==> design.v <==
module conv_neuron
  #
  (
   parameter FEATURE_WIDTH    = 8,
   parameter WEIGHT_WIDTH     = 8,
   parameter WEIGHT_MEM_ORDER = 5,
   parameter OUTPUT_WIDTH     = 8,
   parameter OUTPUT_SHIFT     = 0,
   parameter BIAS_SHIFT       = 0,
   parameter ReLU             = "TRUE"
   )   
  (
   input logic                     clk,
   input logic [FEATURE_WIDTH-1:0] feature_stream,
   input logic                     feature_first,
   input logic                     feature_last,
   input logic [WEIGHT_WIDTH-1:0]  weight_stream,
   input logic                     weight_first,
   input logic                     weight_last,
   output logic [OUTPUT_WIDTH-1:0] output_stream,
   output logic                    output_valid
   );
   localparam WEIGHT_MEM_SIZE = 2**WEIGHT_MEM_ORDER;
   localparam ACC_SIZE        = FEATURE_WIDTH + WEIGHT_WIDTH + WEIGHT_MEM_ORDER;
   localparam P_SIZE          = FEATURE_WIDTH + WEIGHT_WIDTH + 1;
   logic [WEIGHT_MEM_SIZE-1:0][WEIGHT_WIDTH-1:0] wmem;
   logic [WEIGHT_MEM_ORDER-1:0] 		 wmem_waddr;
   logic [WEIGHT_MEM_ORDER-1:0] 		 wmem_raddr;
   logic [WEIGHT_WIDTH-1:0] 			 bias;
   logic 					 wmem_writing;
   logic signed [P_SIZE-1:0] 			 p;
   logic [3:0][FEATURE_WIDTH-1:0] 		 feature_stream_reg;
   logic [2:0][WEIGHT_WIDTH-1:0] 		 weight_reg;
   logic signed [ACC_SIZE-1:0] 			 acc;
   logic [4:0] 					 feature_first_reg;
   logic [6:0] 					 feature_last_reg;
   logic signed [ACC_SIZE-1:0] 			 acc_slv;
   always @(posedge clk) begin
      if (weight_first) begin
         wmem_writing <= '1;
         wmem_waddr   <= '0;
         bias         <= weight_stream;
      end else if (wmem_writing) begin
         if (weight_last) wmem_writing <= '0;
         wmem[wmem_waddr] <= weight_stream;
         wmem_waddr       <= wmem_waddr + 1'b1;
      end
      for (int i = 0; i < 3; i++) begin
	 if (i == 0) weight_reg[i] <= wmem[wmem_raddr];
	 else        weight_reg[i] <= weight_reg[i-1];
      end
      if (feature_first) 
        wmem_raddr <= '0;
      else
        wmem_raddr <= wmem_raddr + 1'b1;  
      for (int i = 0; i < 4; i++) begin
	 if (i == 0) feature_stream_reg[i] <= feature_stream;
	 else        feature_stream_reg[i] <= feature_stream_reg[i-1];
      end
      for (int i = 0; i < 5; i++) begin
	 if (i == 0) feature_first_reg[i] <= feature_first;
	 else        feature_first_reg[i] <= feature_first_reg[i-1];
      end
      for (int i = 0; i < 7; i++) begin
	 if (i == 0) feature_last_reg[i] <= feature_last;
	 else        feature_last_reg[i] <= feature_last_reg[i-1];
      end
      p <= $signed(weight_reg[2]) * $signed({1'b0, feature_stream_reg[3]});  
      if (feature_first_reg[4])      
        acc <= ($signed(bias) << BIAS_SHIFT) + $signed(p);
      else        
        acc <= acc + p;
      acc_slv <= acc;
      if (feature_last_reg[6]) begin
         if (ReLU == "TRUE") begin
            if (acc_slv[ACC_SIZE-1]) begin
               output_stream <= '0;
            end else begin
               if (ACC_SIZE == OUTPUT_WIDTH+OUTPUT_SHIFT) begin
		  output_stream <= acc_slv[ACC_SIZE-1:OUTPUT_SHIFT];
               end else begin
		  if (|acc_slv[ACC_SIZE-1:OUTPUT_WIDTH+OUTPUT_SHIFT-1]) begin
                     output_stream[OUTPUT_WIDTH-1] <= '0;
                     output_stream[OUTPUT_WIDTH-2:0] <= '1;
                  end else begin
                     output_stream <= acc_slv[OUTPUT_WIDTH+OUTPUT_SHIFT-1:OUTPUT_SHIFT];
		  end
               end
            end 
	 end else begin
            output_stream <= acc_slv[OUTPUT_WIDTH+OUTPUT_SHIFT-1:OUTPUT_SHIFT];
	 end  
         output_valid <= '1;
      end else begin
         output_valid <= '0;
      end  
   end  
endmodule  
module conv_neuron_layer_ffanout
  #
  (
   parameter LAYER_SIZE       = 10,
   parameter LAYER_SIZE_ORDER = 4,
   parameter FEATURE_WIDTH    = 8,
   parameter WEIGHT_WIDTH     = 8,
   parameter WEIGHT_MEM_ORDER = 5,
   parameter OUTPUT_WIDTH     = 8,
   parameter OUTPUT_SHIFT     = 0,
   parameter BIAS_SHIFT       = 0,
   parameter ReLU             = "TRUE"
   )
  (
   input logic                         clk,
   input logic [FEATURE_WIDTH-1:0]     feature_stream,
   input logic                         feature_first,
   input logic                         feature_last,
   input logic [WEIGHT_WIDTH-1:0]      weight_stream,
   input logic [LAYER_SIZE_ORDER-1:0]  weight_id,
   input logic                         weight_first,
   input logic                         weight_last,
   output logic [OUTPUT_WIDTH-1:0]     output_stream,
   output logic [LAYER_SIZE_ORDER-1:0] output_id,
   output logic                        output_valid
   );
  logic [0:LAYER_SIZE][FEATURE_WIDTH-1:0]    feature_fanout_sr;
  logic [0:LAYER_SIZE][WEIGHT_WIDTH-1:0]     weight_fanout_sr;
  logic [0:LAYER_SIZE][LAYER_SIZE_ORDER-1:0] weight_id_fanout_sr;
  logic [0:LAYER_SIZE][LAYER_SIZE_ORDER-1:0] output_id_fanin_sr;
  logic [0:LAYER_SIZE][OUTPUT_WIDTH-1:0]     output_fanin_sr;
  logic [0:LAYER_SIZE][OUTPUT_WIDTH-1:0]     output_sig;
  logic [LAYER_SIZE:0]                       feature_first_sr;
  logic [LAYER_SIZE:0]                       feature_last_sr;
  logic [LAYER_SIZE:0]                       weight_first_sr;
  logic [LAYER_SIZE:0]                       weight_last_sr;
  logic [LAYER_SIZE:0]                       output_valid_sr;
  logic [LAYER_SIZE:0]                       weight_first_valid;
  logic [LAYER_SIZE:0]                       weight_last_valid;
  logic [LAYER_SIZE:0]                       output_valid_sig;
  always_ff @(posedge clk) begin
    feature_fanout_sr[0]   <= feature_stream;
    feature_first_sr[0]    <= feature_first;
    feature_last_sr[0]     <= feature_last;
    weight_fanout_sr[0]    <= weight_stream;
    weight_id_fanout_sr[0] <= weight_id;
    weight_first_sr[0]     <= weight_first;
    weight_last_sr[0]      <= weight_last;
    output_valid_sr[LAYER_SIZE]    <= '0;
    output_fanin_sr[LAYER_SIZE]    <= '0;
    output_id_fanin_sr[LAYER_SIZE] <= '0;
    for (int i=1; i <= LAYER_SIZE; i++) begin
      feature_fanout_sr[i]   <= feature_fanout_sr[0];
      feature_first_sr[i]    <= feature_first_sr[0];
      feature_last_sr[i]     <= feature_last_sr[0];
      weight_fanout_sr[i]    <= weight_fanout_sr[i-1];
      weight_first_sr[i]     <= weight_first_sr[i-1];
      weight_last_sr[i]      <= weight_last_sr[i-1];
      weight_id_fanout_sr[i] <= weight_id_fanout_sr[i-1];
      if (weight_id_fanout_sr[i-1] == i) begin
        weight_first_valid[i] <= weight_first_sr[i-1];
        weight_last_valid[i]  <= weight_last_sr[i-1];
      end else begin
        weight_first_valid[i] <= '0;
        weight_last_valid[i]  <= '0;
      end
      if (output_valid_sig[i]) begin
        output_valid_sr[i-1]    <= '1;
        output_fanin_sr[i-1]    <= output_sig[i];
        output_id_fanin_sr[i-1] <= i;
      end else begin
        output_valid_sr[i-1]    <= output_valid_sr[i];
        output_fanin_sr[i-1]    <= output_fanin_sr[i];
        output_id_fanin_sr[i-1] <= output_id_fanin_sr[i];
      end
    end  
  end  
  assign output_valid  = output_valid_sr[0];
  assign output_id     = output_id_fanin_sr[0];
  assign output_stream = output_fanin_sr[0];
  generate
    for (genvar i_g = 1; i_g <= LAYER_SIZE; i_g++) begin : g_NEURONS
      conv_neuron
        #
        (
         .FEATURE_WIDTH    (FEATURE_WIDTH),
         .WEIGHT_WIDTH     (WEIGHT_WIDTH),
         .WEIGHT_MEM_ORDER (WEIGHT_MEM_ORDER),
         .OUTPUT_WIDTH     (OUTPUT_WIDTH),
         .OUTPUT_SHIFT     (OUTPUT_SHIFT),
         .BIAS_SHIFT       (BIAS_SHIFT),
         .ReLU             (ReLU)
         )
      u_conv_neuron
        (
         .clk              (clk),
         .feature_stream   (feature_fanout_sr[i_g]),
         .feature_first    (feature_first_sr[i_g]),
         .feature_last     (feature_last_sr[i_g]),
         .weight_stream    (weight_fanout_sr[i_g]),
         .weight_first     (weight_first_valid[i_g]),
         .weight_last      (weight_last_valid[i_g]),
         .output_stream    (output_sig[i_g]),
         .output_valid     (output_valid_sig[i_g])
         );
    end  
  endgenerate
endmodule  
==> run.sh <==
#!/bin/bash
# the make line also repeats each setting of config.mk as NAME=value (left out here)
make -C /OpenROAD-flow-scripts/flow DESIGN_CONFIG=/design/flow/config.mk WORK_HOME=/design/flow/orfs CLKGATE_MAP_FILE= finish
==> config.mk <==
export PLATFORM = sky130hd
export DESIGN_NAME = conv_neuron_layer_ffanout
export DESIGN_NICKNAME = conv_neuron_layer_ffanout
export VERILOG_FILES = /design/flow/design.v
export SDC_FILE = /design/flow/constraint.sdc
export NUM_CORES = 4
export LEC_CHECK = 0
export CAP_MARGIN = 20
export CORE_MARGIN = 2
export CORE_UTILIZATION = 40
export SLEW_MARGIN = 20
==> constraint.sdc <==
create_clock -name core_clock -period 6.0 [get_ports {clk}]
set_input_delay 1.2000 -clock core_clock [delete_from_list [all_inputs] [get_ports {clk}]]
set_output_delay 1.2000 -clock core_clock [all_outputs]
set_load 0.01 [all_outputs]
==> impl_metrics.yaml, run 1 <==
# generated from flow reports
setup_path:
  critPathLaunchType: "flop"
  crit_arrival_ns: 6.22
  r2r_end: "g_NEURONS[9].u_conv_neuron.p[16]"
  critPathTopFamily: "adder cells"
  worst-path-stages: 17
  r2r_cells: 17
  r2r-start: "g_NEURONS[10].u_conv_neuron.feature_stream_reg[24]"
  critPathMaxFanout: 54
  crit_top_cell: "fa_1"
  cp_data_required_time_ns: 6.85
  critical_path_class: "flop to flop"
  crit_path_end_kind: "flop"
  worstSetupEndpoint: "g_NEURONS[9].u_conv_neuron.p[16]"
  reg2reg_slack_ns: 0.63
  crit_start: "g_NEURONS[10].u_conv_neuron.feature_stream_reg[24]"
  crit_buf_inv: 3
  cpMaxStageDelayCell: "dfxtp_4"
  critical_path.max_stage_delay_ns: 0.88
  crit_path_cell_trace: "nand2b_1 -> fa_1 -> fa_1 -> inv_1 -> fa_1 -> inv_1 -> fa_1 -> inv_1 -> ha_1 -> o21ai_0 -> a21boi_0 -> o21ai_0 -> a21boi_0 -> o21bai_1 -> a21boi_0 -> nor4_1 -> a311oi_1"
global_routing:
  grt_max_degree: 191
  track_usage_pct: 17.1
  grt_pass1_wl_mm: 709
  grt_pass1_vias: 116979
  gr-total-overflow: 0
  antenna_found_initial: 11
synthesis:
  ys_types: 106
  edf_count: 2720
  most_common_cell: "mux2_2"
  top_area_cell: "edfxtp_1"
  syn_area_um2: 206000
  yosys.area.top_type_share_pct: 39.7
  ys_cells: 14487
  syn_inst: 14487
  mux_area_share_pct: 23.9
  ys_sh_aoi_pct: 3.80
  ys_sh_xor_pct: 1.95
  syn_avg_cell_area_um2: 14.2
  synthSimpleGateAreaFrac_pct: 6.38
  synth_warnings: 2
  ys_seq_elements: 4014
  ys_top_logic_family: "multiplexers"
  synth-async-reset-ratio_pct: 0
  yosys-top-cells-count: "2723 x mux2_2, 2720 x edfxtp_1, 1294 x dfxtp_1"
  ff_type: "edfxtp_1"
  ys_area_um2: 206000
  synthTopCellsByArea: "edfxtp_1 40%, mux2_2 15%, dfxtp_1 13%, mux4_2 8.8%, ha_1 5.1%"
  synth_seq_share_pct: 52.3
  adder_share_pct: 8.91
clock_tree:
  clk_pin_slew_worst_paths_ns: 0.06
  clk_latency_ns: 1.00
  root_buffer: "clkbuf_16"
  clock-sinks: 4014
  cts_tree: "built"
  h-tree-depth: 5
  post_cts_resized: 0
  cts_made_buffers: 433
  ctsHoldBuffers: 0
  clk_path_buf_depth: 4
  post-cts-setup-buffers: 0
hold_path:
  hold_path_class: "flop to flop"
  holdCritStartpoint: "g_NEURONS[10].u_conv_neuron.feature_stream_reg[18]"
  whs_path_depth: 0
  holdPathEnd: "g_NEURONS[10].u_conv_neuron.feature_stream_reg[26]"
sta:
  final-hold-violation-count: 0
  period_minus_slack_ns: 5.37
  slew_violations: 0
  fin_crit_sh_pct: 89.5
  setup_ws_ns: 0.629
  timing.slew.headroom_pct: 15.4
  max_clock_freq_mhz: 186
  hold_slack_ns: 0.274
  max_slew.worst_pin.slew_ns: 1.27
  rsz0062_at_grt: "no"
  fin_skew_ns: 0.100
  finalSetupViolCount: 0
outcome:
  status: "finished clean"
finish:
  syn2layout_area_growth_pct: 10.9
  fin_nets: 15681
  final_util_pct: 44.5
job:
  warnings: 71
  max_cap_viol_count: 0
power_and_ir_drop:
  pwr_density_cell_nw_per_um2: 555
  seqPwrFrac_pct: 36.7
  netSwitchingFraction_pct: 34.8
  internal_power_mw: 82.4
  pwr-share-comb_pct: 41.6
  peakVddDrop_mv: 0.391
  leakage_nw: 83.8
  p_switching_mw: 44.1
  comb_cell_power_mw: 52.6
  powerClk_mw: 27.5
  power-top-group: "combinational cells"
  p_clk_share_pct: 21.7
  p_seq_mw: 46.4
place:
  place_ws_ns: 0.660
  gp_congestion: 0.822
  dp_hpwl_mm: 296
  port-buffer-count: 37
detailed_routing:
  antenna_left: 0
  totalWireLength_mm: 455
  drtPass1Iterations: 6
  post_drt_wl_per_cell_um: 21.1
  post_drt_via_cell_ratio: 5.37
  dr.first_iter.drc_count: 7691
  dr_total_vias: 115729
  drc: 0
floorplanning:
  row_count: 263
  die-area_um2: 520000
  io_pins: 38
  die_h_um: 721
  coreArea_um2: 512000
  dieWidth_um: 721
  initial_core_util_pct: 40.1
-- routing by layer --
metal	GRT usage [%]	wire (µm)	up-vias
met3	1.92	17200	578
met5	0	7	-
met1	24.5	215000	59239
met2	28.1	213000	1972
met4	3.80	9760	2
li1	-	-	53938
-- cell type report --
class,count,area [µm²]
antenna,4,10.0
clock buffer,630,13000
clock inverter,188,1910
fill,45476,284000
inverter,699,2630
multi-input combinational,9057,92500
sequential,4014,108000
tap,6757,8450
timing repair buffer,221,1900
-- metrics by stage --
step	setup TNS, ns	power [mW]	area, µm²	instances
6_report	0	126	228000	21570
5_1_grt	0	136	228000	21568
4_1_cts	0	128	228000	21566
3_5_place_dp	0	99.8	213000	20748
3_3_place_gp	0	99.1	213000	20748
2_1_floorplan	-1758.74	87.3	206000	14496
==> run 2: changes to the inputs <==
- CAP_MARGIN: 20 -> 15
- CORE_UTILIZATION: 40 -> 72
- CTS_CLUSTER_DIAMETER: not set -> 28
- CTS_CLUSTER_SIZE: not set -> 43
- SETUP_SLACK_MARGIN: not set -> -0.2
- clock period: 6.0 -> 4.12 ns (I/O delays scaled with it)
==> run 2 against run 1 <==
- design area increased by 6.4%
- clock-buffer cell count rose by 310
- total power up 82%
- synthesized cell count did not move
- now fails the layout checks on negative setup slack
- largest cell class unchanged
- critical path depth up 4
==> impl_metrics.yaml, run 2 <==
# generated from flow reports
global_routing:
  grt_pass1_vias: 135164
  antenna_found_initial: 15
  gr-total-overflow: 0
  track_usage_pct: 34.8
  grt_pass1_wl_mm: 789
  grt_max_degree: 163
sta:
  finalSetupViolCount: 71
  max_slew.worst_pin.slew_ns: 1.10
  setup_tns_ns: -17.37
  timing.slew.headroom_pct: 26.4
  setup_ws_ns: -0.525
  fin_skew_ns: 0.0903
  slew_violations: 0
  rsz0062_at_grt: "yes"
  final-hold-violation-count: 0
  fin_crit_sh_pct: 113
  max_clock_freq_mhz: 215
  period_minus_slack_ns: 4.64
finish:
  nFillCells: 13136
  fin_nets: 16474
  syn2layout_area_growth_pct: 18.0
  instances_no_fill: 19663
  final_util_pct: 85.3
clock_tree:
  clk_pin_slew_worst_paths_ns: 0.05
  cts_made_buffers: 769
  clk_path_buf_depth: 4
  clk_latency_ns: 1.11
  root_buffer: "clkbuf_16"
  cts_tree: "built"
  clock-sinks: 4014
  h-tree-depth: 6
floorplanning:
  die_h_um: 538
  initial_core_util_pct: 72.3
  die-area_um2: 290000
  io_pins: 38
  coreArea_um2: 284000
  dieWidth_um: 538
  row_count: 196
power_and_ir_drop:
  comb_cell_power_mw: 97.4
  leakage_nw: 92.3
  netSwitchingFraction_pct: 35.1
  power-top-group: "combinational cells"
  seqPwrFrac_pct: 29.8
  p_seq_mw: 68.5
  p_clk_share_pct: 27.8
  p_switching_mw: 80.6
  internal_power_mw: 149
  pwr-share-comb_pct: 42.4
  powerClk_mw: 63.8
  peakVddDrop_mv: 0.961
  pwr_density_cell_nw_per_um2: 947
setup_path:
  critPathLaunchType: "flop"
  crit_path_cell_trace: "buf_8 -> buf_12 -> buf_6 -> buf_6 -> and2_4 -> fa_2 -> ha_4 -> inv_2 -> fa_1 -> fa_1 -> inv_2 -> ha_4 -> nor2b_4 -> o21ai_2 -> a21boi_2 -> o21ai_2 -> a21boi_2 -> o21bai_1 -> a21boi_2 -> buf_4 -> a311oi_2"
  crit_top_cell: "a21boi_2"
  critPathTopFamily: "adder cells"
  worstSetupEndpoint: "g_NEURONS[3].u_conv_neuron.p[16]"
  reg2reg_slack_ns: -0.52
  r2r-start: "g_NEURONS[10].u_conv_neuron.feature_stream_reg[27]"
  critical_path.max_stage_delay_ns: 0.51
  worst-path-stages: 21
  critical_path_class: "flop to flop"
  crit_path_end_kind: "flop"
  crit_buf_inv: 7
  cpMaxStageDelayCell: "fa_1"
  r2r_end: "g_NEURONS[3].u_conv_neuron.p[16]"
  cp_data_required_time_ns: 5.07
  crit_arrival_ns: 5.59
  r2r_cells: 21
  crit_start: "g_NEURONS[10].u_conv_neuron.feature_stream_reg[27]"
  critPathMaxFanout: 7
synthesis:
  ys_area_um2: 206000
  ys_types: 106
  ys_top_logic_family: "multiplexers"
  most_common_cell: "mux2_2"
  synth_seq_share_pct: 52.3
  synth-async-reset-ratio_pct: 0
  synthSimpleGateAreaFrac_pct: 6.38
  syn_area_um2: 206000
  synth_warnings: 2
  syn_avg_cell_area_um2: 14.2
  edf_count: 2720
  syn_inst: 14487
  ys_cells: 14487
  mux_area_share_pct: 23.9
  adder_share_pct: 8.91
  ys_sh_xor_pct: 1.95
  yosys.area.top_type_share_pct: 39.7
  ys_seq_elements: 4014
  yosys-top-cells-count: "2723 x mux2_2, 2720 x edfxtp_1, 1294 x dfxtp_1"
  synthTopCellsByArea: "edfxtp_1 40%, mux2_2 15%, dfxtp_1 13%, mux4_2 8.8%, ha_1 5.1%"
  ys_sh_aoi_pct: 3.80
  ff_type: "edfxtp_1"
  top_area_cell: "edfxtp_1"
job:
  warnings: 66
  max_cap_viol_count: 0
detailed_routing:
  post_drt_wl_per_cell_um: 26.0
  dr.first_iter.drc_count: 12591
  drc: 0
  totalWireLength_mm: 511
  dr_total_vias: 128726
  antenna_left: 0
  drtPass1Iterations: 7
  post_drt_via_cell_ratio: 6.55
hold_path:
  holdCritStartpoint: "feature_stream[4]"
  hold_path_class: "input port to flop"
  holdPathEnd: "feature_fanout_sr[84]"
  whs_path_depth: 1
place:
  dp_hpwl_mm: 314
  place_ws_ns: -0.874
  gp_congestion: 0.904
  port-buffer-count: 37
  dpl.cell_count: 18083
outcome:
  check.faults: "negative setup slack"
  status: "complete, but fails checks"
## run 2: metal layers
metal  track usage [%]  part of all wire, %  vias to the layer above
li1                  -                    -                    55771
met1              46.4                   39                    65506
met2              57.9                   50                     6108
met3              5.13                  7.3                     1329
met4              14.0                  4.0                       12
met5                 0                0.064                        -
## run 2: per-stage QoR
step | area [µm²] | hold slack, ns | power [mW]
after floorplan | 206000 | 0.310 | 127
after global placement | 213000 | 0.310 | 148
after detailed placement | 213000 | 0.312 | 152
after CTS | 241000 | 0.126 | 224
after global routing | 243000 | 0.164 | 242
final | 243000 | 0.192 | 230
## run 2: layout make-up
class / instances / area, µm² / share of cell area [%]
Clock inverter: 510 / 6210 / 2.56
Clock buffer: 940 / 20900 / 8.60
Sequential cell: 4014 / 108000 / 44.4
Inverter: 699 / 2630 / 1.08
Tap cell: 3762 / 4710 / 1.94
Multi-Input combinational cell: 9057 / 94000 / 38.8
Antenna cell: 3 / 7.51 / 0.00309
Timing Repair Buffer: 678 / 6440 / 2.66
## run 2: timing repair
| action | in CTS | in global routing |
|---|---|---|
| hold buffers | 0 | 0 |
| setup endpoints to repair | 63 | 68 |
| hold endpoints to repair | 0 | 0 |
| pin swaps | 129 | 157 |
| gates resized | 303 | 224 |
| cloned | 3 | 3 |
| setup buffers | 99 | 45 |
==> run 3: changes to the inputs <==
- ABC_AREA: not set -> 1
- CAP_MARGIN: 15 -> 5
- CTS_CLUSTER_DIAMETER: 28 -> 194
- CTS_CLUSTER_SIZE: 43 -> 13
- PLACE_DENSITY_LB_ADDON: not set -> 0.19
- SETUP_SLACK_MARGIN: -0.2 -> -0.12
- clock period: 4.12 -> 3.44 ns (I/O delays scaled with it)
==> run 3 against run 2 <==
- the layout still fails its checks (negative setup slack)
- area after synthesis is 6.3% higher
- sequential share of layout area is 0.45 points higher
- core utilization is 5.8 points lower
- register-to-register slack worse by 0.16 ns
- critical path depth is 5 lower
- design area is 1.0% lower
- synthesized cell count is 81% higher
==> impl_metrics.yaml, run 3 <==
# generated from flow reports
outcome:
  status: "complete, but fails checks"
  check.faults: "negative setup slack"
clock_tree:
  clk_path_buf_depth: 4
  h-tree-depth: 5
  cts_tree: "built"
  clk_latency_ns: 0.99
  clk_pin_slew_worst_paths_ns: 0.07
  root_buffer: "clkbuf_16"
  clock-sinks: 4014
  cts_made_buffers: 346
sta:
  period_minus_slack_ns: 4.12
  slew_violations: 0
  max_slew.worst_pin.slew_ns: 1.24
  fin_skew_ns: 0.0826
  max_clock_freq_mhz: 243
  finalSetupViolCount: 116
  setup_ws_ns: -0.683
  fin_crit_sh_pct: 120
  final-hold-violation-count: 0
  rsz0062_at_grt: "yes"
  timing.slew.headroom_pct: 17.1
setup_path:
  crit_path_cell_trace: "buf_12 -> buf_8 -> buf_8 -> nand2_2 -> fa_1 -> fa_1 -> fa_1 -> inv_1 -> fa_1 -> ha_4 -> nand2_1 -> nand2_1 -> nand3_1 -> nand3_4 -> a21oi_2 -> xor2_1"
  r2r-start: "g_NEURONS[10].u_conv_neuron.feature_stream_reg[27]"
  crit_arrival_ns: 4.96
  critPathLaunchType: "flop"
  crit_top_cell: "fa_1"
  reg2reg_slack_ns: -0.68
  r2r_end: "g_NEURONS[3].u_conv_neuron.p[15]"
  worst-path-stages: 16
  worstSetupEndpoint: "g_NEURONS[3].u_conv_neuron.p[15]"
  cpMaxStageDelayCell: "fa_1"
  critPathTopFamily: "adder cells"
  critical_path.max_stage_delay_ns: 0.53
  crit_path_end_kind: "flop"
  crit_buf_inv: 4
  cp_data_required_time_ns: 4.28
  critPathMaxFanout: 8
  crit_start: "g_NEURONS[10].u_conv_neuron.feature_stream_reg[27]"
  r2r_cells: 16
  critical_path_class: "flop to flop"
place:
  gp_congestion: 0.990
  dp_hpwl_mm: 424
  port-buffer-count: 37
  postPlaceCellArea_um2: 226000
detailed_routing:
  post_drt_via_cell_ratio: 6.32
  dr_total_vias: 192190
  post_drt_wl_per_cell_um: 21.3
  drtPass1Iterations: 19
  drc: 0
  totalWireLength_mm: 646
  antenna_left: 0
  dr.first_iter.drc_count: 28261
synthesis:
  synthSimpleGateAreaFrac_pct: 24.9
  synthTopCellsByArea: "edfxtp_1 37%, nand2_1 13%, dfxtp_1 12%, o21ai_0 6.5%, ha_1 4.8%"
  yosys-top-cells-count: "7715 x nand2_1, 2850 x o21ai_0, 2720 x edfxtp_1"
  mux_area_share_pct: 0.0458
  syn_inst: 26210
  ys_types: 48
  most_common_cell: "nand2_1"
  ys_top_logic_family: "simple AND/OR/NAND/NOR gates"
  syn_area_um2: 219000
  ys_cells: 26210
  synth_seq_share_pct: 49.2
  yosys.area.top_type_share_pct: 37.4
  ys_seq_elements: 4014
  top_area_cell: "edfxtp_1"
  ys_sh_aoi_pct: 10.1
  ys_sh_xor_pct: 0.850
  synth-async-reset-ratio_pct: 0
  synth_warnings: 2
  edf_count: 2720
  ff_type: "edfxtp_1"
  ys_area_um2: 219000
  adder_share_pct: 8.38
  syn_avg_cell_area_um2: 8.34
global_routing:
  use_met2_pct: 63.0
  grt.busiest_layer: "met2"
  grt_use_met1_pct: 53.9
  grt.met3_usage_pct: 7.07
  gr-total-overflow: 0
  grt_max_degree: 182
  antenna_found_initial: 19
  grt_pass1_wl_mm: 990
  grt_pass1_vias: 180131
  track_usage_pct: 40.3
floorplanning:
  dieWidth_um: 555
  initial_core_util_pct: 72.3
  row_count: 202
  die-area_um2: 308000
  coreArea_um2: 302000
  die_h_um: 555
  io_pins: 38
power_and_ir_drop:
  netSwitchingFraction_pct: 44.6
  leakage_nw: 108
  internal_power_mw: 166
  pwr_density_cell_nw_per_um2: 1250
  p_clk_share_pct: 12.5
  power-top-group: "combinational cells"
  peakVddDrop_mv: 1.56
  seqPwrFrac_pct: 31.6
  pwr-share-comb_pct: 55.9
  p_switching_mw: 134
  powerClk_mw: 37.4
  total_power_mw: 300
  p_seq_mw: 94.7
  comb_cell_power_mw: 168
hold_path:
  holdPathEnd: "feature_fanout_sr[86]"
  hold_path_class: "input port to flop"
  holdCritStartpoint: "feature_stream[6]"
  whs_path_depth: 1
job:
  max_cap_viol_count: 0
  warnings: 88
finish:
  fin_nets: 27403
  syn2layout_area_growth_pct: 9.92
  final_cell_area_um2: 240000
  final_util_pct: 79.5
-- run 3: final cells by class --
class	instances	area, µm²
diodes	13	32.5
clock buffers	589	9590
clock inverters	28	547
fillers	20248	62100
inverters	2219	8360
multi-input cells	18551	99700
flip-flops and latches	4014	108000
well taps	3978	4980
repair buffers	1016	9230
-- run 3: metrics by stage --
stage | setup TNS [ns] | setup slack [ns] | cells | hold slack (ns)
floorplan | -3045.24 | -1.17 | 26219 | 0.310
detailed placement | -59.23 | -0.821 | 29722 | 0.312
global placement | -51.08 | -0.649 | 29722 | 0.309
global route | -60.64 | -0.761 | 30399 | 0.148
CTS | -39.81 | -0.499 | 30362 | 0.114
finish | -50.11 | -0.683 | 30408 | 0.148
-- run 3: per-layer routing --
metal	up-vias	share of wire, %
met5	-	0.0077
met4	8	6.4
met3	2435	12
met2	13123	45
met1	89014	36
li1	87610	-
-- run 3: timing repair --
| item | CTS | global route |
|---|---|---|
| buffers inserted | 22 | 31 |
| pin swaps | 89 | 205 |
| cloned | 1 | 5 |
| endpoints found under the setup margin | 103 | 117 |
| gates resized | 337 | 401 |
| hold buffers | 0 | 0 |
==> run 4: changes to the inputs <==
- ABC_AREA: 1 -> not set
- CAP_MARGIN: 5 -> 20
- CORE_UTILIZATION: 72 -> 66
- CTS_CLUSTER_DIAMETER: 194 -> not set
- CTS_CLUSTER_SIZE: 13 -> not set
- PLACE_DENSITY_LB_ADDON: 0.19 -> not set
- SETUP_SLACK_MARGIN: -0.12 -> 1.07
- clock period: 3.44 -> 4.12 ns (I/O delays scaled with it)
==> run 4 against run 3 <==
- still fails the layout checks on negative setup slack
- sequential power shrank 29%
- core utilization fell by 4.5 points
- synthesized cell count shrank 45%
- hold slack improved by 0.13 ns
- global-route usage is 11 points lower
- setup slack better by 0.13 ns
- clock-buffer cell count up 3
- clock power up 4%
- sequential cell count unchanged
- non-clock buffer count is 272 lower
==> impl_metrics.yaml, run 4 <==
# generated from flow reports
outcome:
  status: "complete, but fails checks"
  check.faults: "negative setup slack"
finish:
  syn2layout_area_growth_pct: 12.8
  logic_area_um2: 94600
  nFillCells: 19082
  seqCellArea_um2: 108000
  fin_nets: 16182
  final_util_pct: 75.0
synthesis:
  most_common_cell: "mux2_2"
  syn_inst: 14487
  yosys.area.top_type_share_pct: 39.7
  ys_sh_xor_pct: 1.95
  synthSimpleGateAreaFrac_pct: 6.38
  ys_top_logic_family: "multiplexers"
  ys_area_um2: 206000
  synth-async-reset-ratio_pct: 0
  synth_warnings: 2
  synthTopCellsByArea: "edfxtp_1 40%, mux2_2 15%, dfxtp_1 13%, mux4_2 8.8%, ha_1 5.1%"
  adder_share_pct: 8.91
  ff_type: "edfxtp_1"
  ys_seq_elements: 4014
  yosys-top-cells-count: "2723 x mux2_2, 2720 x edfxtp_1, 1294 x dfxtp_1"
  ys_sh_aoi_pct: 3.80
  edf_count: 2720
  mux_area_share_pct: 23.9
  ys_types: 106
  syn_avg_cell_area_um2: 14.2
  synth_seq_share_pct: 52.3
  ys_cells: 14487
  syn_area_um2: 206000
  top_area_cell: "edfxtp_1"
detailed_routing:
  antenna_left: 0
  met2_length_mm: 236
  wl_met1_mm: 201
  totalWireLength_mm: 477
  dr.first_iter.drc_count: 11055
  top_layer_used: "met5"
  post_drt_wl_per_cell_um: 24.6
  routed-wl-met3_mm: 25.1
  post_drt_via_cell_ratio: 6.30
  drc: 0
  dr_total_vias: 122334
  drtPass1Iterations: 6
power_and_ir_drop:
  netSwitchingFraction_pct: 35.4
  leakage_nw: 87.1
  p_clk_share_pct: 18.6
  pwr-share-comb_pct: 48.9
  power-top-group: "combinational cells"
  seqPwrFrac_pct: 32.5
  comb_cell_power_mw: 102
  pwr_density_cell_nw_per_um2: 899
  powerClk_mw: 38.9
  p_switching_mw: 73.8
  peakVddDrop_mv: 1.04
  p_seq_mw: 67.7
  internal_power_mw: 135
sta:
  final-hold-violation-count: 0
  setup_ws_ns: -0.549
  fin_skew_ns: 0.0671
  finalSetupViolCount: 74
  period_minus_slack_ns: 4.67
  timing.slew.headroom_pct: 22.3
  fin_crit_sh_pct: 113
  rsz0062_at_grt: "yes"
  setup_tns_ns: -19.72
  max_clock_freq_mhz: 214
  max_slew.worst_pin.slew_ns: 1.17
  slew_violations: 0
place:
  gp_congestion: 0.887
  port-buffer-count: 37
  dp_hpwl_mm: 319
floorplanning:
  die_h_um: 562
  io_pins: 38
  coreArea_um2: 309000
  dieWidth_um: 562
  initial_core_util_pct: 66.5
  row_count: 204
  die-area_um2: 316000
global_routing:
  grt_pass1_vias: 125164
  gr-total-overflow: 0
  grt_pass1_wl_mm: 735
  grt_max_degree: 222
  antenna_found_initial: 14
  track_usage_pct: 29.7
setup_path:
  r2r_end: "g_NEURONS[6].u_conv_neuron.p[16]"
  crit_path_end_kind: "flop"
  cp_data_required_time_ns: 4.96
  r2r_cells: 20
  crit_buf_inv: 6
  critPathMaxFanout: 7
  worst-path-stages: 20
  critical_path_class: "flop to flop"
  worstSetupEndpoint: "g_NEURONS[6].u_conv_neuron.p[16]"
  critPathLaunchType: "flop"
  crit_path_cell_trace: "buf_6 -> buf_12 -> buf_6 -> nand2_4 -> fa_1 -> fa_1 -> inv_2 -> fa_1 -> inv_1 -> fa_1 -> inv_2 -> ha_4 -> o21ai_4 -> a21boi_2 -> o21ai_1 -> nand2b_1 -> a21o_1 -> a41o_1 -> o41a_1 -> xnor2_1"
  critical_path.max_stage_delay_ns: 0.54
  r2r-start: "g_NEURONS[10].u_conv_neuron.feature_stream_reg[26]"
  cpMaxStageDelayCell: "fa_1"
  crit_top_cell: "fa_1"
  crit_arrival_ns: 5.51
  critPathTopFamily: "adder cells"
  crit_start: "g_NEURONS[10].u_conv_neuron.feature_stream_reg[26]"
  reg2reg_slack_ns: -0.55
clock_tree:
  cts_made_buffers: 411
  root_buffer: "clkbuf_16"
  h-tree-depth: 5
  clk_path_buf_depth: 4
  clk_latency_ns: 0.98
  clock-sinks: 4014
  ctsHoldBuffers: 0
  clk_pin_slew_worst_paths_ns: 0.06
  cts_tree: "built"
job:
  max_cap_viol_count: 0
  warnings: 72
hold_path:
  whs_path_depth: 1
  hold_path_class: "input port to flop"
  holdPathEnd: "feature_fanout_sr[82]"
  holdCritStartpoint: "feature_stream[2]"
run 4: repair_timing:
item / CTS / global route
endpoints found under the setup margin: 1816 / 2606
setup buffers: 81 / 88
pin swaps: 178 / 247
gates cloned: 6 / 13
gates resized: 322 / 449
run 4: layer usage:
metal  global-route usage (%)  vias to the layer above
met1                     41.3                    62873
met2                     49.8                     3720
met5                        0                        -
li1                         -                    54932
met3                     3.21                      803
met4                     8.66                        6
run 4: cell type report:
class / instances / share of cell area (%)
clock buffers: 592 / 5.28
flip-flops and latches: 4014 / 46.4
clock inverters: 184 / 0.890
well taps: 4120 / 2.22
inverters: 699 / 1.13
diodes: 5 / 0.00539
repair buffers: 744 / 3.24
multi-input cells: 9057 / 40.8
run 4: per-stage QoR:
step,setup WS [ns],power [mW],area (µm²),cells,hold WS (ns)
detailed placement,-0.738,153,213000,18445,0.312
CTS,-0.464,199,229000,19308,0.203
finish,-0.549,209,232000,19415,0.282
global route,-0.678,221,232000,19411,0.261
global placement,-0.605,150,213000,18445,0.310
floorplan,-0.585,127,206000,14496,0.310
==> run 5: changes to the inputs <==
- CORE_UTILIZATION: 66 -> 65
- MAX_ROUTING_LAYER: not set -> met4
- SETUP_SLACK_MARGIN: 1.07 -> 0.52
- TNS_END_PERCENT: not set -> 5
- clock period: 4.12 -> 3.32 ns (I/O delays scaled with it)
==> run 5 against run 4 <==
- the layout still fails its checks (negative setup slack)
- clock-buffer cell count is 6 lower
- critical path depth down 4
- area after synthesis unchanged
- largest cell class unchanged
==> impl_metrics.yaml, run 5 <==
# generated from flow reports
synthesis:
  yosys.area.top_type_share_pct: 39.7
  ys_seq_elements: 4014
  yosys-top-cells-count: "2723 x mux2_2, 2720 x edfxtp_1, 1294 x dfxtp_1"
  top_area_cell: "edfxtp_1"
  syn_avg_cell_area_um2: 14.2
  synth-async-reset-ratio_pct: 0
  synthTopCellsByArea: "edfxtp_1 40%, mux2_2 15%, dfxtp_1 13%, mux4_2 8.8%, ha_1 5.1%"
  ys_sh_aoi_pct: 3.80
  ff_type: "edfxtp_1"
  most_common_cell: "mux2_2"
  mux_area_share_pct: 23.9
  edf_count: 2720
  syn_area_um2: 206000
  ys_top_logic_family: "multiplexers"
  adder_share_pct: 8.91
  ys_types: 106
  syn_inst: 14487
  synthSimpleGateAreaFrac_pct: 6.38
  synth_warnings: 2
  ys_area_um2: 206000
  synth_seq_share_pct: 52.3
  ys_cells: 14487
  ys_sh_xor_pct: 1.95
clock_tree:
  h-tree-depth: 5
  clk_latency_ns: 0.97
  cts_made_buffers: 413
  clock-sinks: 4014
  cts_tree: "built"
  clk_path_buf_depth: 4
  ctsHoldBuffers: 0
  root_buffer: "clkbuf_16"
  clk_pin_slew_worst_paths_ns: 0.06
setup_path:
  cp_data_required_time_ns: 4.16
  critPathTopFamily: "adder cells"
  worstSetupEndpoint: "g_NEURONS[4].u_conv_neuron.p[16]"
  r2r-start: "g_NEURONS[10].u_conv_neuron.feature_stream_reg[25]"
  crit_arrival_ns: 5.47
  cpMaxStageDelayCell: "fa_1"
  crit_path_end_kind: "flop"
  critical_path_class: "flop to flop"
  reg2reg_slack_ns: -1.31
  crit_path_cell_trace: "buf_12 -> buf_6 -> nand2b_4 -> fa_1 -> fa_1 -> fa_1 -> inv_2 -> fa_1 -> ha_1 -> a21boi_2 -> o21ai_1 -> nand2b_1 -> a21o_1 -> a41o_1 -> o41a_1 -> xnor2_1"
  crit_buf_inv: 3
  crit_start: "g_NEURONS[10].u_conv_neuron.feature_stream_reg[25]"
  r2r_cells: 16
  crit_top_cell: "fa_1"
  r2r_end: "g_NEURONS[4].u_conv_neuron.p[16]"
  critical_path.max_stage_delay_ns: 0.57
  worst-path-stages: 16
  critPathMaxFanout: 6
  critPathLaunchType: "flop"
sta:
  hold_slack_ns: 0.144
  fin_crit_sh_pct: 139
  final-hold-violation-count: 0
  finalSetupViolCount: 118
  max_slew.worst_pin.slew_ns: 1.09
  period_minus_slack_ns: 4.63
  max_clock_freq_mhz: 216
  rsz0062_at_grt: "yes"
  setup_ws_ns: -1.31
  slew_violations: 0
  timing.slew.headroom_pct: 27.0
  fin_skew_ns: 0.0443
hold_path:
  hold_path_class: "input port to flop"
  whs_path_depth: 1
  holdPathEnd: "weight_first_sr[0]"
  holdCritStartpoint: "weight_first"
power_and_ir_drop:
  netSwitchingFraction_pct: 35.4
  internal_power_mw: 169
  p_switching_mw: 92.6
  peakVddDrop_mv: 1.09
  seqPwrFrac_pct: 32.0
  leakage_nw: 88.3
  power-top-group: "combinational cells"
  p_seq_mw: 83.6
  pwr_density_cell_nw_per_um2: 1120
  pwr-share-comb_pct: 49.8
  p_clk_share_pct: 18.3
  powerClk_mw: 47.8
  comb_cell_power_mw: 130
global_routing:
  grt_pass1_wl_mm: 742
  grt_max_degree: 154
  grt_pass1_vias: 126094
  track_usage_pct: 30.4
  gr-total-overflow: 0
  antenna_found_initial: 13
floorplanning:
  dieWidth_um: 566
  initial_core_util_pct: 65.3
  io_pins: 38
  die-area_um2: 321000
  die_h_um: 566
  coreArea_um2: 315000
  row_count: 206
job:
  max_cap_viol_count: 0
  warnings: 69
place:
  dp_hpwl_mm: 317
  dpl.cell_count: 18648
  gp_congestion: 0.890
  port-buffer-count: 37
detailed_routing:
  antenna_left: 0
  drtPass1Iterations: 6
  post_drt_via_cell_ratio: 6.25
  dr.first_iter.drc_count: 10769
  drc: 0
  totalWireLength_mm: 481
  post_drt_wl_per_cell_um: 24.5
  dr_total_vias: 122987
outcome:
  check.faults: "negative setup slack"
  status: "complete, but fails checks"
finish:
  syn2layout_area_growth_pct: 13.9
  instances_no_fill: 19677
  fin_nets: 16401
[run 5: what timing repair did]
| item | 4_1_cts | 5_1_grt |
|---|---|---|
| buffers inserted | 152 | 69 |
| setup endpoints to repair | 1985 | 2654 |
| pin swaps | 219 | 263 |
| gates cloned | 19 | 3 |
| gates resized | 525 | 358 |
[run 5: layer usage]
| metal | wire, µm | share of wire, % | global-route usage (%) | vias to the layer above |
|---|---|---|---|---|
| li1 | - | - | - | 55419 |
| met1 | 203000 | 42 | 41.1 | 63349 |
| met5 | 0 | 0 | - | - |
| met2 | 240000 | 50 | 49.7 | 3455 |
| met3 | 24900 | 5.2 | 3.00 | 764 |
| met4 | 13900 | 2.9 | 8.24 | 0 |
[run 5: final cells by class]
| cell class | instances | area [µm²] |
|---|---|---|
| sequential | 4014 | 108000 |
| multi-input combinational | 9057 | 94800 |
| fill | 19619 | 80500 |
| clock buffer | 586 | 12200 |
| timing repair buffer | 961 | 9730 |
| tap | 4160 | 5200 |
| inverter | 699 | 2630 |
| clock inverter | 195 | 1920 |
| antenna | 5 | 12.5 |
[run 5: metrics by stage]
| stage | setup slack, ns | power, mW | cell area (µm²) | util, % | setup TNS (ns) |
|---|---|---|---|---|---|
| 3_5_place_dp | -1.53 | 191 | 215000 | 68.2 | -103.09 |
| 4_1_cts | -1.22 | 253 | 232000 | 73.8 | -86.72 |
| 5_1_grt | -1.42 | 278 | 234000 | 74.4 | -110.24 |
| 2_1_floorplan | -1.38 | 158 | 206000 | - | -3625.60 |
| 3_3_place_gp | -1.42 | 187 | 215000 | 68.2 | -97.78 |
| 6_report | -1.31 | 262 | 234000 | 74.4 | -95.57 |
==> run 6: changes to the inputs <==
- CELL_PAD_IN_SITES_DETAIL_PLACEMENT: not set -> 2
- CELL_PAD_IN_SITES_GLOBAL_PLACEMENT: not set -> 3
- CORE_MARGIN: 2 -> 3
- CORE_UTILIZATION: 65 -> 70
- CTS_CLUSTER_DIAMETER: not set -> 267
- MAX_ROUTING_LAYER: met4 -> not set
- PLACE_DENSITY_LB_ADDON: not set -> 0.0
- SETUP_SLACK_MARGIN: 0.52 -> 0.79
- TNS_END_PERCENT: 5 -> not set
- clock period: 3.32 -> 3.99 ns (I/O delays scaled with it)
==> run 6 against run 5 <==
- the run now fails in global placement without I/O
- die area down 6.4%
- synthesized cell count unchanged
- area after synthesis unchanged
==> impl_metrics.yaml, run 6 <==
# physical design summary
floorplanning:
  die-area_um2: 300000
  coreArea_um2: 292000
  die_h_um: 548
  initial_core_util_pct: 70.5
  row_count: 198
  dieWidth_um: 548
outcome:
  haltStage: "global placement without I/O"
  status: "did not finish"
  tool.error: "[ERROR FLW-0024] Place density exceeds 1.0 (current PLACE_DENSITY_LB_ADDON =  0.0). Please check if the value of  PLACE_DENSITY_LB_ADDON is between 0 and 0.99."
synthesis:
  most_common_cell: "mux2_2"
  mux_area_share_pct: 23.9
  ys_top_logic_family: "multiplexers"
  syn_avg_cell_area_um2: 14.2
  synthTopCellsByArea: "edfxtp_1 40%, mux2_2 15%, dfxtp_1 13%, mux4_2 8.8%, ha_1 5.1%"
  edf_count: 2720
  ys_seq_elements: 4014
  synth_seq_share_pct: 52.3
  top_area_cell: "edfxtp_1"
  syn_inst: 14487
  synthSimpleGateAreaFrac_pct: 6.38
  synth_warnings: 2
  yosys.area.top_type_share_pct: 39.7
  synth-async-reset-ratio_pct: 0
  ys_types: 106
  ff_type: "edfxtp_1"
  ys_sh_xor_pct: 1.95
  adder_share_pct: 8.91
  ys_sh_aoi_pct: 3.80
  syn_area_um2: 206000
  ys_area_um2: 206000
  ys_cells: 14487
  yosys-top-cells-count: "2723 x mux2_2, 2720 x edfxtp_1, 1294 x dfxtp_1"
==> run 7: changes to the inputs <==
- CELL_PAD_IN_SITES_DETAIL_PLACEMENT: 2 -> not set
- CELL_PAD_IN_SITES_GLOBAL_PLACEMENT: 3 -> not set
- CORE_MARGIN: 3 -> 4
- CORE_UTILIZATION: 70 -> 72
- CTS_CLUSTER_DIAMETER: 267 -> not set
- CTS_CLUSTER_SIZE: not set -> 19
- GPL_TIMING_DRIVEN: not set -> 1
- MAX_ROUTING_LAYER: not set -> met5
- PLACE_DENSITY_LB_ADDON: 0.0 -> 0.26
- SETUP_SLACK_MARGIN: 0.79 -> 0.95
- SLEW_MARGIN: 20 -> 35
- clock period: 3.99 -> 3.9 ns (I/O delays scaled with it)
==> run 7 against run 6 <==
- the layout now fails its checks (negative setup slack)
- die area fell by 2.0%
- synthesized cell count unchanged
- area after synthesis did not move
==> impl_metrics.yaml, run 7 <==
# generated from flow reports
outcome:
  status: "complete, but fails checks"
  check.faults: "negative setup slack"
power_and_ir_drop:
  p_seq_mw: 71.8
  internal_power_mw: 143
  comb_cell_power_mw: 112
  seqPwrFrac_pct: 32.1
  power-top-group: "combinational cells"
  pwr-share-comb_pct: 50.2
  powerClk_mw: 39.7
  pwr_density_cell_nw_per_um2: 966
  leakage_nw: 87.2
  netSwitchingFraction_pct: 36.3
  p_switching_mw: 81.2
  peakVddDrop_mv: 1.02
  p_clk_share_pct: 17.7
setup_path:
  worstSetupEndpoint: "g_NEURONS[2].u_conv_neuron.p[16]"
  crit_arrival_ns: 5.54
  worst-path-stages: 20
  reg2reg_slack_ns: -0.81
  cp_data_required_time_ns: 4.73
  critPathLaunchType: "flop"
  crit_path_cell_trace: "buf_12 -> buf_12 -> buf_6 -> nand2_4 -> fa_1 -> fa_1 -> inv_1 -> fa_1 -> inv_1 -> fa_1 -> inv_2 -> ha_4 -> o21ai_4 -> a21boi_4 -> o21ai_2 -> a21boi_2 -> o21bai_2 -> a21boi_2 -> nor4_2 -> a311oi_1"
  critical_path.max_stage_delay_ns: 0.54
  r2r_end: "g_NEURONS[2].u_conv_neuron.p[16]"
  critical_path_class: "flop to flop"
  crit_buf_inv: 6
  cpMaxStageDelayCell: "fa_1"
  r2r_cells: 20
  crit_top_cell: "fa_1"
  crit_path_end_kind: "flop"
  crit_start: "g_NEURONS[10].u_conv_neuron.feature_stream_reg[29]"
  r2r-start: "g_NEURONS[10].u_conv_neuron.feature_stream_reg[29]"
  critPathTopFamily: "adder cells"
  critPathMaxFanout: 6
synthesis:
  ys_sh_aoi_pct: 3.80
  synth_warnings: 2
  top_area_cell: "edfxtp_1"
  ys_types: 106
  synth_seq_share_pct: 52.3
  ys_cells: 14487
  ff_type: "edfxtp_1"
  edf_count: 2720
  ys_seq_elements: 4014
  syn_inst: 14487
  syn_area_um2: 206000
  yosys-top-cells-count: "2723 x mux2_2, 2720 x edfxtp_1, 1294 x dfxtp_1"
  ys_sh_xor_pct: 1.95
  adder_share_pct: 8.91
  mux_area_share_pct: 23.9
  most_common_cell: "mux2_2"
  synthSimpleGateAreaFrac_pct: 6.38
  synth-async-reset-ratio_pct: 0
  syn_avg_cell_area_um2: 14.2
  ys_area_um2: 206000
  synthTopCellsByArea: "edfxtp_1 40%, mux2_2 15%, dfxtp_1 13%, mux4_2 8.8%, ha_1 5.1%"
  yosys.area.top_type_share_pct: 39.7
  ys_top_logic_family: "multiplexers"
finish:
  final_cell_area_um2: 232000
  final_util_pct: 81.8
  fin_nets: 16279
  instances_no_fill: 19125
  nFillCells: 14029
  syn2layout_area_growth_pct: 12.8
sta:
  setup_ws_ns: -0.813
  fin_skew_ns: 0.0604
  max_clock_freq_mhz: 212
  final-hold-violation-count: 0
  finalSetupViolCount: 88
  fin_crit_sh_pct: 121
  setup_tns_ns: -41.42
  timing.slew.headroom_pct: 26.5
  rsz0062_at_grt: "yes"
  period_minus_slack_ns: 4.71
  slew_violations: 0
  max_slew.worst_pin.slew_ns: 1.10
place:
  port-buffer-count: 37
  dpl.cell_count: 18125
  dp_hpwl_mm: 316
  postPlaceCellArea_um2: 213000
  gp_congestion: 0.919
floorplanning:
  initial_core_util_pct: 72.6
  io_pins: 38
  die_h_um: 542
  coreArea_um2: 283000
  die-area_um2: 294000
  row_count: 195
  dieWidth_um: 542
clock_tree:
  clk_path_buf_depth: 4
  cts_tree: "built"
  root_buffer: "clkbuf_16"
  cts_made_buffers: 401
  clk_pin_slew_worst_paths_ns: 0.07
  clock-sinks: 4014
  h-tree-depth: 5
  clk_latency_ns: 1.00
  ctsHoldBuffers: 0
global_routing:
  track_usage_pct: 32.6
  gr-total-overflow: 0
  antenna_found_initial: 17
  grt_pass1_vias: 131263
  grt.busiest_layer: "met2"
  grt_max_degree: 182
  grt_pass1_wl_mm: 756
  use_met2_pct: 54.8
  grt.met3_usage_pct: 4.06
  grt_use_met1_pct: 43.9
hold_path:
  whs_path_depth: 1
  holdCritStartpoint: "weight_id[0]"
  hold_path_class: "input port to flop"
  holdPathEnd: "weight_id_fanout_sr[40]"
job:
  max_cap_viol_count: 0
  warnings: 70
detailed_routing:
  totalWireLength_mm: 491
  dr_total_vias: 126642
  drtPass1Iterations: 6
  dr.first_iter.drc_count: 12998
  post_drt_wl_per_cell_um: 25.7
  antenna_left: 0
  drc: 0
  post_drt_via_cell_ratio: 6.62
==> run 7: final cells by class <==
class / count / area, µm² / share of cell area (%)
diodes: 6 / 15.0 / 0.00648
clock buffers: 554 / 11500 / 4.96
clock inverters: 201 / 2120 / 0.913
inverters: 699 / 2630 / 1.14
multi-input cells: 9057 / 94800 / 40.9
flip-flops and latches: 4014 / 108000 / 46.5
well taps: 3743 / 4680 / 2.02
repair buffers: 851 / 8320 / 3.59
==> run 7: through the flow <==
stage | hold WS (ns) | worst slack [ns] | power (mW)
3_3_place_gp | 0.311 | -0.825 | 157
5_1_grt | 0.215 | -0.883 | 236
3_5_place_dp | 0.312 | -1.19 | 162
4_1_cts | 0.178 | -0.710 | 211
6_report | 0.247 | -0.813 | 224
2_1_floorplan | 0.310 | -0.805 | 134
==> run 7: routing by layer <==
metal / part of all wire (%) / up-vias
met4: 4.3 / 10
met1: 39 / 64723
met5: 0.011 / -
met3: 7.0 / 1319
li1: - / 55098
met2: 50 / 5492
==> run 7: what timing repair did <==
action,CTS,global route
endpoints found under the setup margin,2435,2717
buffers inserted,154,73
gates cloned,3,3
resized,449,403
pin swaps,270,258
==> run 8: changes to the inputs <==
- ABC_AREA: not set -> 1
- CAP_MARGIN: 20 -> 5
- CORE_MARGIN: 4 -> 2
- CTS_CLUSTER_SIZE: 19 -> 97
- GPL_TIMING_DRIVEN: 1 -> not set
- HOLD_SLACK_MARGIN: not set -> 0.27
- MAX_ROUTING_LAYER: met5 -> not set
- PLACE_DENSITY_LB_ADDON: 0.26 -> 0.19
- SETUP_SLACK_MARGIN: 0.95 -> -0.16
- SLEW_MARGIN: 35 -> 20
- clock period: 3.9 -> 3.42 ns (I/O delays scaled with it)
==> run 8 against run 7 <==
- the layout still fails its checks (negative setup slack)
- first-iteration DRC count rose by 120%
- clock power rose by 19%
- core utilization fell by 0.81 points
- cell count rose by 60%
- register-to-register slack improved by 0.12 ns
- critical path depth fell by 5
- sequential power rose by 33%
==> impl_metrics.yaml, run 8 <==
# generated from flow reports
clock_tree:
  clk_path_buf_depth: 4
  cts_made_buffers: 410
  clk_latency_ns: 1.02
  clk_pin_slew_worst_paths_ns: 0.06
  root_buffer: "clkbuf_16"
  h-tree-depth: 5
  cts_tree: "built"
  clock-sinks: 4014
detailed_routing:
  dr_total_vias: 193213
  drc: 0
  totalWireLength_mm: 654
  antenna_left: 0
  post_drt_via_cell_ratio: 6.31
  post_drt_wl_per_cell_um: 21.4
  dr.first_iter.drc_count: 28934
  drtPass1Iterations: 10
synthesis:
  yosys-top-cells-count: "7715 x nand2_1, 2850 x o21ai_0, 2720 x edfxtp_1"
  synthTopCellsByArea: "edfxtp_1 37%, nand2_1 13%, dfxtp_1 12%, o21ai_0 6.5%, ha_1 4.8%"
  synthSimpleGateAreaFrac_pct: 24.9
  ys_area_um2: 219000
  ys_sh_aoi_pct: 10.1
  edf_count: 2720
  ys_cells: 26210
  syn_area_um2: 219000
  synth-async-reset-ratio_pct: 0
  syn_avg_cell_area_um2: 8.34
  ys_types: 48
  synth_seq_share_pct: 49.2
  mux_area_share_pct: 0.0458
  synth_warnings: 2
  syn_inst: 26210
  top_area_cell: "edfxtp_1"
  adder_share_pct: 8.38
  ys_sh_xor_pct: 0.850
  ff_type: "edfxtp_1"
  yosys.area.top_type_share_pct: 37.4
  ys_top_logic_family: "simple AND/OR/NAND/NOR gates"
  ys_seq_elements: 4014
  most_common_cell: "nand2_1"
finish:
  fin_nets: 27534
  final_util_pct: 81.0
  logic_area_um2: 99700
  syn2layout_area_growth_pct: 12.1
  nFillCells: 19239
  seqCellArea_um2: 108000
setup_path:
  crit_path_end_kind: "flop"
  crit_path_cell_trace: "buf_12 -> buf_12 -> buf_12 -> nand2_4 -> fa_1 -> fa_1 -> inv_2 -> fa_1 -> fa_1 -> ha_4 -> nand2_1 -> o21bai_1 -> nand2_1 -> nand3_2 -> xor2_2"
  critPathMaxFanout: 6
  reg2reg_slack_ns: -0.70
  r2r_end: "g_NEURONS[3].u_conv_neuron.p[16]"
  critPathLaunchType: "flop"
  cpMaxStageDelayCell: "fa_1"
  cp_data_required_time_ns: 4.29
  crit_arrival_ns: 4.98
  crit_top_cell: "fa_1"
  critical_path_class: "flop to flop"
  crit_buf_inv: 4
  r2r_cells: 15
  critPathTopFamily: "adder cells"
  worstSetupEndpoint: "g_NEURONS[3].u_conv_neuron.p[16]"
  worst-path-stages: 15
  crit_start: "g_NEURONS[10].u_conv_neuron.feature_stream_reg[29]"
  r2r-start: "g_NEURONS[10].u_conv_neuron.feature_stream_reg[29]"
  critical_path.max_stage_delay_ns: 0.56
job:
  max_cap_viol_count: 0
  warnings: 68
hold_path:
  holdPathEnd: "feature_fanout_sr[87]"
  hold_path_class: "input port to flop"
  holdCritStartpoint: "feature_stream[7]"
  whs_path_depth: 1
power_and_ir_drop:
  p_seq_mw: 95.4
  peakVddDrop_mv: 2.41
  netSwitchingFraction_pct: 43.6
  powerClk_mw: 47.1
  power-top-group: "combinational cells"
  p_switching_mw: 136
  leakage_nw: 111
  internal_power_mw: 176
  pwr-share-comb_pct: 54.2
  seqPwrFrac_pct: 30.6
  p_clk_share_pct: 15.1
  comb_cell_power_mw: 169
  pwr_density_cell_nw_per_um2: 1270
floorplanning:
  die-area_um2: 308000
  coreArea_um2: 302000
  dieWidth_um: 555
  row_count: 202
  die_h_um: 555
  initial_core_util_pct: 72.3
  io_pins: 38
sta:
  period_minus_slack_ns: 4.12
  slew_violations: 0
  final-hold-violation-count: 0
  timing.slew.headroom_pct: 19.2
  max_slew.worst_pin.slew_ns: 1.21
  finalSetupViolCount: 114
  fin_skew_ns: 0.106
  fin_crit_sh_pct: 120
  rsz0062_at_grt: "yes"
  max_clock_freq_mhz: 243
  setup_tns_ns: -50.03
  setup_ws_ns: -0.697
global_routing:
  grt_max_degree: 132
  track_usage_pct: 41.1
  grt_pass1_vias: 183064
  antenna_found_initial: 23
  grt_pass1_wl_mm: 1010
  gr-total-overflow: 0
outcome:
  status: "complete, but fails checks"
  check.faults: "negative setup slack"
place:
  port-buffer-count: 37
  dp_hpwl_mm: 426
  gp_congestion: 0.990
## run 8: per-layer routing
layer	vias to the layer above	global-route usage (%)	share of wire (%)
met5	-	0.188	0.035
met4	30	22.9	6.5
met3	2553	8.20	12
met2	12897	63.9	45
met1	89704	54.3	36
li1	88029	-	-
## run 8: final cells by class
cell class	instances	area share, %
Antenna cell	5	0.00511
Clock buffer	556	4.71
Clock inverter	217	1.04
Inverter	2219	3.41
Multi-Input combinational cell	18551	40.7
Sequential cell	4014	44.0
Tap cell	3978	2.03
Timing Repair Buffer	1083	4.11
## run 8: repair_timing
action                                 CTS  global route
cloned                                   8             2
endpoints found under the hold margin   22             0
pin swaps                              167           233
buffers inserted                        48            36
setup endpoints to repair              103           112
hold buffers                            22             0
resized                                477           309
## run 8: per-stage QoR
| stage | total power, mW | cells | setup slack (ns) | area (µm²) | hold slack, ns |
|---|---|---|---|---|---|
| floorplan | 186 | 26219 | -1.19 | 219000 | 0.310 |
| global placement | 227 | 29746 | -0.656 | 227000 | 0.310 |
| detailed placement | 232 | 29746 | -0.782 | 227000 | 0.312 |
| CTS | 297 | 30592 | -0.581 | 244000 | 0.273 |
| global route | 331 | 30619 | -0.766 | 245000 | 0.275 |
| finish | 311 | 30623 | -0.697 | 245000 | 0.269 |
==> run 9: changes to the inputs <==
- ABC_AREA: 1 -> not set
- CAP_MARGIN: 5 -> 15
- CTS_CLUSTER_DIAMETER: not set -> 257
- CTS_CLUSTER_SIZE: 97 -> not set
- HOLD_SLACK_MARGIN: 0.27 -> not set
- PLACE_DENSITY_LB_ADDON: 0.19 -> not set
- SETUP_SLACK_MARGIN: -0.16 -> 1.05
- TNS_END_PERCENT: not set -> 5
- clock period: 3.42 -> 4.12 ns (I/O delays scaled with it)
==> run 9 against run 8 <==
- still fails the layout checks on negative setup slack
- setup slack better by 0.14 ns
- critical path depth up 6
- die area fell by 5.9%
- combinational power fell by 38%
- via count down 36%
- sequential cell count did not move
- maximum frequency down 12%
- cell count is 38% lower
- wire length shrank 28%
- critical path type unchanged
- critical endpoint is now g_NEURONS[1].u_conv_neuron.p[15]
- largest cell class unchanged
==> impl_metrics.yaml, run 9 <==
# generated from flow reports
sta:
  setup_ws_ns: -0.553
  max_clock_freq_mhz: 214
  rsz0062_at_grt: "yes"
  fin_skew_ns: 0.0548
  timing.slew.headroom_pct: 28.9
  final-hold-violation-count: 0
  setup_tns_ns: -21.64
  finalSetupViolCount: 72
  slew_violations: 0
  period_minus_slack_ns: 4.67
  fin_crit_sh_pct: 113
  max_slew.worst_pin.slew_ns: 1.06
power_and_ir_drop:
  leakage_nw: 86.7
  power-top-group: "combinational cells"
  pwr_density_cell_nw_per_um2: 907
  powerClk_mw: 37.5
  p_switching_mw: 75.2
  p_seq_mw: 67.9
  netSwitchingFraction_pct: 35.9
  seqPwrFrac_pct: 32.4
  internal_power_mw: 134
  total_power_mw: 210
  p_clk_share_pct: 17.9
  comb_cell_power_mw: 104
  pwr-share-comb_pct: 49.7
  peakVddDrop_mv: 0.990
finish:
  nFillCells: 15138
  final_util_pct: 81.2
  final_cell_area_um2: 231000
  fin_nets: 16194
  instances_no_fill: 19056
  syn2layout_area_growth_pct: 12.4
  logic_area_um2: 94700
  seqCellArea_um2: 108000
global_routing:
  antenna_found_initial: 11
  grt_pass1_wl_mm: 735
  track_usage_pct: 32.2
  gr-total-overflow: 0
  grt_pass1_vias: 127166
  grt_max_degree: 163
clock_tree:
  cts_made_buffers: 404
  clk_latency_ns: 0.98
  clk_path_buf_depth: 4
  clk_pin_slew_worst_paths_ns: 0.06
  clock-sinks: 4014
  root_buffer: "clkbuf_16"
  cts_tree: "built"
  h-tree-depth: 5
  ctsHoldBuffers: 0
setup_path:
  critical_path_class: "flop to flop"
  r2r_end: "g_NEURONS[1].u_conv_neuron.p[15]"
  cp_data_required_time_ns: 4.96
  crit_path_cell_trace: "buf_12 -> buf_12 -> buf_12 -> buf_12 -> and2_4 -> fa_2 -> inv_2 -> fa_1 -> fa_1 -> fa_1 -> inv_2 -> ha_4 -> buf_6 -> a21oi_4 -> o21ai_2 -> a21oi_2 -> nor2b_2 -> o2111ai_2 -> nand3_2 -> o211a_1 -> xor2_1"
  crit_start: "g_NEURONS[10].u_conv_neuron.feature_stream_reg[26]"
  crit_path_end_kind: "flop"
  critPathLaunchType: "flop"
  worstSetupEndpoint: "g_NEURONS[1].u_conv_neuron.p[15]"
  reg2reg_slack_ns: -0.55
  r2r_cells: 21
  crit_arrival_ns: 5.51
  cpMaxStageDelayCell: "fa_1"
  r2r-start: "g_NEURONS[10].u_conv_neuron.feature_stream_reg[26]"
  crit_top_cell: "buf_12"
  critPathMaxFanout: 7
  critical_path.max_stage_delay_ns: 0.52
  crit_buf_inv: 7
  worst-path-stages: 21
  critPathTopFamily: "adder cells"
synthesis:
  ys_top_logic_family: "multiplexers"
  ys_types: 106
  top_area_cell: "edfxtp_1"
  synth-async-reset-ratio_pct: 0
  synth_seq_share_pct: 52.3
  ys_seq_elements: 4014
  ys_cells: 14487
  syn_avg_cell_area_um2: 14.2
  yosys.area.top_type_share_pct: 39.7
  syn_inst: 14487
  synthTopCellsByArea: "edfxtp_1 40%, mux2_2 15%, dfxtp_1 13%, mux4_2 8.8%, ha_1 5.1%"
  yosys-top-cells-count: "2723 x mux2_2, 2720 x edfxtp_1, 1294 x dfxtp_1"
  ys_sh_aoi_pct: 3.80
  synth_warnings: 2
  most_common_cell: "mux2_2"
  mux_area_share_pct: 23.9
  syn_area_um2: 206000
  ys_sh_xor_pct: 1.95
  synthSimpleGateAreaFrac_pct: 6.38
  ff_type: "edfxtp_1"
  ys_area_um2: 206000
  edf_count: 2720
  adder_share_pct: 8.91
hold_path:
  hold_path_class: "input port to flop"
  holdCritStartpoint: "weight_stream[7]"
  holdPathEnd: "weight_fanout_sr[87]"
  whs_path_depth: 1
job:
  max_cap_viol_count: 0
  warnings: 66
place:
  dp_hpwl_mm: 314
  gp_congestion: 0.904
  port-buffer-count: 37
  dpl.cell_count: 18083
  postPlaceCellArea_um2: 213000
detailed_routing:
  dr.first_iter.drc_count: 11732
  post_drt_via_cell_ratio: 6.49
  antenna_left: 0
  drc: 0
  post_drt_wl_per_cell_um: 24.9
  dr_total_vias: 123742
  drtPass1Iterations: 9
  totalWireLength_mm: 474
outcome:
  status: "complete, but fails checks"
  check.faults: "negative setup slack"
floorplanning:
  row_count: 196
  initial_core_util_pct: 72.3
  die-area_um2: 290000
  io_pins: 38
  dieWidth_um: 538
  coreArea_um2: 284000
  die_h_um: 538
-- run 9: final cells by class --
type | instances | area share, %
diodes | 5 | 0.00542
clock buffers | 562 | 5.04
clock inverters | 194 | 0.896
inverters | 699 | 1.14
multi-input cells | 9057 | 41.0
flip-flops and latches | 4014 | 46.6
well taps | 3762 | 2.04
repair buffers | 763 | 3.27
-- run 9: per-stage QoR --
step	worst slack [ns]	hold WS [ns]
4_1_cts	-0.525	0.233
5_1_grt	-0.675	0.271
6_report	-0.553	0.294
3_5_place_dp	-0.874	0.312
3_3_place_gp	-0.735	0.310
2_1_floorplan	-0.585	0.310
-- run 9: timing repair --
item / CTS / global route
gates resized: 495 / 273
setup endpoints to repair: 1852 / 2568
setup buffers: 155 / 50
pin swaps: 261 / 227
gates cloned: 4 / 2
-- run 9: metal layers --
metal / wire (µm) / track usage, %
met4: 16900 / 10.8
met2: 233000 / 53.4
met1: 195000 / 45.0
met3: 28700 / 3.36
met5: 283 / 0
Power is estimated from default activity; no workload was simulated.
